## run 1
Design main, start of the top module:
module main(clk, rst, ena, state_0, cells);
parameter N = 16;  
parameter M = N + 2;  
input wire clk;
input wire rst;
input wire ena;
input wire [N*N-1:0] state_0;
output logic [N*N-1:0] cells;
wire [M*M-1:0] bordered_cells_q;  
wire [M*M-1:0] bordered_cells_d;
logic [M*M-1:0] bordered_cells_0;  
function int cell_index(int i, int j);
  cell_index = M*j + i;
endfunction
generate
  genvar i;
  genvar j;
  for (i = 0; i < M; i = i + 1) begin : cells_x
    for (j = 0; j < M; j = j + 1) begin : cells_y
      if ( (i > 0) && (i < (M-1)) && (j > 0) && (j < (M-1)) ) begin
        assign bordered_cells_0[cell_index(i, j)] = state_0[N*(j-1) + (i-1)];
        conway_cell CELL(
          .clk(clk), .rst(rst), .ena(ena),
          .neighbors({
            bordered_cells_q[cell_index(i-1, j-1)],
            bordered_cells_q[cell_index(i-1, j  )],
            bordered_cells_q[cell_index(i-1, j+1)],
            bordered_cells_q[cell_index(i  , j+1)],
            bordered_cells_q[cell_index(i+1, j+1)],
            bordered_cells_q[cell_index(i+1, j  )],
            bordered_cells_q[cell_index(i+1, j-1)],
            bordered_cells_q[cell_index(i  , j-1)]
          }),
          .state_0(bordered_cells_0[cell_index(i, j)]),
          .state_d(bordered_cells_d[cell_index(i, j)]),
          .state_q(bordered_cells_q[cell_index(i, j)])
        );
      end else begin  
        assign bordered_cells_0[cell_index(i,j)] = 1'b0;
        assign bordered_cells_q[cell_index(i,j)] = bordered_cells_0[cell_index(i,j)];
        assign bordered_cells_d[cell_index(i,j)] = 0;
      end
    end
  end
  for (i = 0; i < N; i = i + 1) begin : unborder
    always_comb begin
        cells[N*(i+1)-1:N*i] = bordered_cells_q[M*(i+2)-2:M*(i+1)+1];
    end
  end
endgenerate
endmodule
make LEC_CHECK=0 ABC_AREA=1 CAP_MARGIN=20 CELL_PAD_IN_SITES_DETAIL_PLACEMENT=1 CELL_PAD_IN_SITES_GLOBAL_PLACEMENT=1 CORE_MARGIN=9 CORE_UTILIZATION=72 MIN_ROUTING_LAYER=met2 SETUP_SLACK_MARGIN=0.71 SLEW_MARGIN=20 finish   # period 3.03 ns
run.sh (not shown) runs the stock make flow with config.mk's settings and CLKGATE_MAP_FILE=.
As the logs show, run 1 stopped at global placement (3_3_place_gp) after a tool error, so it never reached the end of the flow.
Here is what was changed in the inputs of run 2 compared with run 1.
- putting PLACE_DENSITY_LB_ADDON at 0.27 where nothing was set
- clearing CELL_PAD_IN_SITES_GLOBAL_PLACEMENT, which used to be 1
- swapping 9 for 2 in CORE_MARGIN
- putting CTS_CLUSTER_SIZE at 72 where nothing was set
- clearing CELL_PAD_IN_SITES_DETAIL_PLACEMENT, which used to be 1
- clearing MIN_ROUTING_LAYER, which used to be met2
- clearing SETUP_SLACK_MARGIN, which used to be 0.71
- putting CTS_CLUSTER_DIAMETER at 219 where nothing was set
- swapping 20 for 40 in CAP_MARGIN
- swapping 3.03 for 2.81 in the clock period (ns, I/O delays scaled along)
## What came out
- As for a clean layout from run 1 and run 2, there is none.
- Run 2 never completed; the flow aborted with a tool error in global routing (5_1_grt).
- Status(run 1) = ERROR, stage = global placement (3_3_place_gp)
- Run 2 -> run 1: area share of and/or/nand/nor cells after synthesis delta 0, exact match
- Compared with run 1, run 2 shows overall die height that has gone down by a few percent.
- As far as distinct cell type count of the synthesized netlist goes, run 1 and run 2 are indistinguishable; the numbers are identical.
Input-level comparison between run 3 and run 2:
- PLACE_DENSITY_LB_ADDON changed from 0.27 to 0.0
- CORE_UTILIZATION changed from 72 to 71
- CAP_MARGIN changed from 40 to 20
- CTS_CLUSTER_DIAMETER removed (was 219)
- ABC_AREA removed (was 1)
- CTS_CLUSTER_SIZE changed from 72 to 10
- the clock period (ns, I/O delays scaled along) changed from 2.81 to 3.63
==> results <==
In the floorplan summary, run 3 is listed with a die area less than that of run 2. Synthesized area in run 3 is 2200 sq um below run 2. No stage failed in run 3, and the final checks on the layout all came back clean. Diff run 2 -> run 3: core utilization before placement now sits lower; simple logic cell fraction of the synthesized area has decreased. Relative to run 2, the last weighted congestion value of the routability-driven placer measured on run 3 has decreased slightly. Looking only at H-tree depth, and setting everything else aside, the lower value of run 2 and run 3 goes to run 2.
The inputs of run 4 differ from those of run 3 as listed below.
- changing CORE_UTILIZATION from 71 to 72
- setting SETUP_SLACK_MARGIN to 0.53 for the first time
- removing CTS_CLUSTER_SIZE (formerly 10)
- changing the clock period (ns, I/O delays scaled along) from 3.63 to 3.96
### Flow results
- Of run 3 and run 4, the run reporting the higher area of the core was run 3.
- Going from run 3 to run 4, area taken by multi-input logic gates shows an increase of about 3%; cell count rose by 345; global-route wire length before repair grew by about 5%.
- Looking only at global-route usage, and setting everything else aside, the higher value of run 3 and run 4 goes to run 4.

---

job 4020:
Starting RTL as in the previous note.
Design main, start of the top module:
module main(clk, rst, ena, state_0, cells);
parameter N = 16;  
parameter M = N + 2;  
input wire clk;
input wire rst;
input wire ena;
input wire [N*N-1:0] state_0;
output logic [N*N-1:0] cells;
wire [M*M-1:0] bordered_cells_q;  
wire [M*M-1:0] bordered_cells_d;
logic [M*M-1:0] bordered_cells_0;  
function int cell_index(int i, int j);
  cell_index = M*j + i;
endfunction
generate
  genvar i;
  genvar j;
  for (i = 0; i < M; i = i + 1) begin : cells_x
    for (j = 0; j < M; j = j + 1) begin : cells_y
      if ( (i > 0) && (i < (M-1)) && (j > 0) && (j < (M-1)) ) begin
        assign bordered_cells_0[cell_index(i, j)] = state_0[N*(j-1) + (i-1)];
        conway_cell CELL(
          .clk(clk), .rst(rst), .ena(ena),
          .neighbors({
            bordered_cells_q[cell_index(i-1, j-1)],
            bordered_cells_q[cell_index(i-1, j  )],
            bordered_cells_q[cell_index(i-1, j+1)],
            bordered_cells_q[cell_index(i  , j+1)],
            bordered_cells_q[cell_index(i+1, j+1)],
            bordered_cells_q[cell_index(i+1, j  )],
            bordered_cells_q[cell_index(i+1, j-1)],
            bordered_cells_q[cell_index(i  , j-1)]
          }),
          .state_0(bordered_cells_0[cell_index(i, j)]),
          .state_d(bordered_cells_d[cell_index(i, j)]),
          .state_q(bordered_cells_q[cell_index(i, j)])
        );
      end else begin  
        assign bordered_cells_0[cell_index(i,j)] = 1'b0;
        assign bordered_cells_q[cell_index(i,j)] = bordered_cells_0[cell_index(i,j)];
        assign bordered_cells_d[cell_index(i,j)] = 0;
      end
    end
  end
  for (i = 0; i < N; i = i + 1) begin : unborder
    always_comb begin
        cells[N*(i+1)-1:N*i] = bordered_cells_q[M*(i+2)-2:M*(i+1)+1];
    end
  end
endgenerate
endmodule
make LEC_CHECK=0 CAP_MARGIN=20 CORE_MARGIN=2 CORE_UTILIZATION=45 PLACE_DENSITY=0.6 SLEW_MARGIN=20 finish   # period 3.66 ns
Edits applied to the flow inputs when going from job 4020 to job 2922:
Settings: CTS_CLUSTER_DIAMETER newly set to 400; CTS_CLUSTER_SIZE newly set to 100; CORE_UTILIZATION changed from 45 to 72; the clock period (ns, I/O delays scaled along) changed from 3.66 to 2.28.
- Status(job 2922) = ERROR, stage = global routing
- Die area | job 2922 < job 4020
- Lower count of H-tree levels built during CTS was reported by job 2922, not job 4020.
- As far as count of instantiated cells in the yosys netlist is concerned, job 4020 and job 2922 perform about the same.
- [job 2922] number of rows in the core area fell about 21% relative to job 4020
- Relative to job 4020, number of placed instances, taps included decreased by 167 in job 2922.
- For the number of buffers created by CTS, job 2922 came in 37 lower than job 4020 did.
- Job 4020 → job 2922: worst-case setup slack after placement now smaller, floorplan-stage core utilization now larger.
diff inputs: job 2922 => job 4264
Settings: MAX_ROUTING_LAYER now met4, previously not set; CORE_UTILIZATION now 62, was 72; SLEW_MARGIN now 25, was 20; CTS_CLUSTER_SIZE no longer set, was 100; CTS_CLUSTER_DIAMETER no longer set, was 400; the clock period (ns, I/O delays scaled along) now 2.97, was 2.28.
==> comparison <==
In job 4264, the core area came out about 17% above the value in job 2922.
Nothing crashed in job 4264 and all stages finished; the problem is that the final layout failed, the offending checks being negative setup slack.
The synthesized cell area on job 4264 is in line with that on job 2922.
Going from job 2922 to job 4264, count of flip-flops with a built-in enable after synthesis ~0 delta; count of clock tree sinks about even.
In job 4264 the total setup buffers inserted after CTS turned out 96 higher than in job 2922.
Looking only at H-tree depth reported by CTS, and setting everything else aside, the higher value of job 4264 and job 2922 goes to job 4264.
Cell count after synthesis: job 4264 vs job 2922 identical
Relative to job 2922, the die area of job 4264 is higher by 16%.
Job 4264 vs job 2922: number of buffers created by CTS up
